xenon:
==> flow/design.v (excerpt) <==
module battleship(
input wire clk,
input wire rst,  
input wire ARDUINO_A0,    
input wire ARDUINO_A1,    
input wire ARDUINO_A2,    
input wire ARDUINO_A3,    
output reg ARDUINO_IO0,   
output reg ARDUINO_IO1,   
output reg ARDUINO_IO2,   
output reg ARDUINO_IO6,   
output reg ARDUINO_IO7,   
output reg ARDUINO_IO8,   
output reg ARDUINO_IO9,   
output reg ARDUINO_IO10,  
output reg ARDUINO_IO11,  
output reg ARDUINO_A4,  
output reg ARDUINO_A5,  
output reg PMOD1_D0_P,  
output reg PMOD1_D0_N,  
output reg PMOD1_D1_P,  
output reg PMOD1_D1_N,  
output reg PMOD1_D2_P,  
output reg PMOD1_D2_N,  
output reg PMOD2_D0_P,  
output reg PMOD2_D0_N,  
output reg PMOD2_D1_P,  
output reg PMOD2_D2_P,  
output reg PMOD2_D2_N,  
output reg PMOD2_D3_P,  
output reg ARDUINO_IO3,   
output reg ARDUINO_IO4,   
output reg ARDUINO_IO5    
);
reg makeBoards;
reg make2DArray;
reg [7:0] playerOneBoard [0:2][0:2];     
reg [1:0] a;  
reg [1:0] b;  
reg [7:0] playerOneSHIPSBoard [0:2][0:2];  
reg [1:0] c;  
reg [1:0] d;  
reg [2:0] numShipsP1;
reg [2:0] hitsP1;
reg [7:0] playerTwoBoard [0:2][0:2];  
reg [1:0] e;  
reg [1:0] f;  
  ...
export LEC_CHECK = 0
export CAP_MARGIN = 0
export CORE_MARGIN = 2
export CORE_UTILIZATION = 70
export CTS_CLUSTER_DIAMETER = 28
export CTS_CLUSTER_SIZE = 36
export HOLD_SLACK_MARGIN = -0.09
export MAX_ROUTING_LAYER = met4
export MIN_ROUTING_LAYER = met1
export SETUP_SLACK_MARGIN = 1.26
export SLEW_MARGIN = 20
create_clock -name core_clock -period 4.6 [get_ports {clk}]
run.sh (not shown) runs the stock make flow with config.mk's settings and CLKGATE_MAP_FILE=.
xenon has completed all stages; timing, DRC and antenna checks passed.
Setup changes, xenon to quartz
- changing CORE_UTILIZATION from 70 to 72
- setting PLACE_DENSITY to 0.41 for the first time
- removing SETUP_SLACK_MARGIN (formerly 1.26)
- removing HOLD_SLACK_MARGIN (formerly -0.09)
- changing CTS_CLUSTER_DIAMETER from 28 to 361
- removing MIN_ROUTING_LAYER (formerly met1)
- changing the clock period (ns, I/O delays scaled along) from 4.6 to 4.12
==> results <==
Diff xenon -> quartz | clock share of power | increase of 1.0 points. Total of cells resized after clock tree synthesis is higher on xenon. Compared with xenon, in quartz total via count after detailed routing now smaller, cell count after synthesis did not really move, proportion of cell area spent on the clock network increased by 0.41 points relative to the old numbers. Of xenon and quartz, the run reporting the lower share of the clock period used by the worst path after layout was xenon. NOTE post-detailed-placement half-perimeter wirelength xenon->quartz increased slightly. Between xenon and quartz, the flow reports power increasing by more than 10%. Re fraction of the mapped netlist area in adder cells: no difference whatsoever between quartz and xenon. Looking at sequential share of layout area across xenon and quartz, the one that comes out higher is quartz. Wire length of the first global-routing pass is higher on xenon.
Changes in garnet relative to quartz:
- PLACE_DENSITY removed (was 0.41)
- CTS_CLUSTER_SIZE removed (was 36)
- CTS_CLUSTER_DIAMETER removed (was 361)
- MAX_ROUTING_LAYER removed (was met4)
- HOLD_SLACK_MARGIN newly set to -0.1
- CAP_MARGIN changed from 0 to 20
- the clock period (ns, I/O delays scaled along) changed from 4.12 to 3.43
Findings:
garnet against quartz: routed wire length +2.5%; final area +2.9%; sequential fraction of total cell area down 0.99 points; arrival time at the worst endpoint moved down; number of global-route vias before repair shows a reduction of 0.91%. The share of total power consumed by net switching of garnet is higher than that of quartz. Final checks on garnet, whose flow otherwise completed, came back failing, citing setup timing.
Input-level comparison between maple and garnet:
- CTS_CLUSTER_DIAMETER: unset -> 79
- HOLD_SLACK_MARGIN: -0.1 -> unset
- ABC_AREA: unset -> 1
- the clock period (ns, I/O delays scaled along): 3.43 -> 3.41
Results
maple vs garnet: top achievable clock speed up. Area of the synthesized netlist per yosys stat: maple higher than garnet. [maple] area added between synthesis and finish fell 3.2 points relative to garnet. NOTE via count garnet->maple increased by more than 10%. Number of logic gates: maple > garnet. Average size of a mapped cell: maple vs garnet down about 17%. When maple is set beside garnet, its fraction of area in clock buffers and inverters turns out to be 0.31 points smaller. The run showing the smaller design area is garnet. maple finished every stage and its layout cleared the timing, DRC and antenna checks.
Power is estimated from default activity; no workload was simulated.
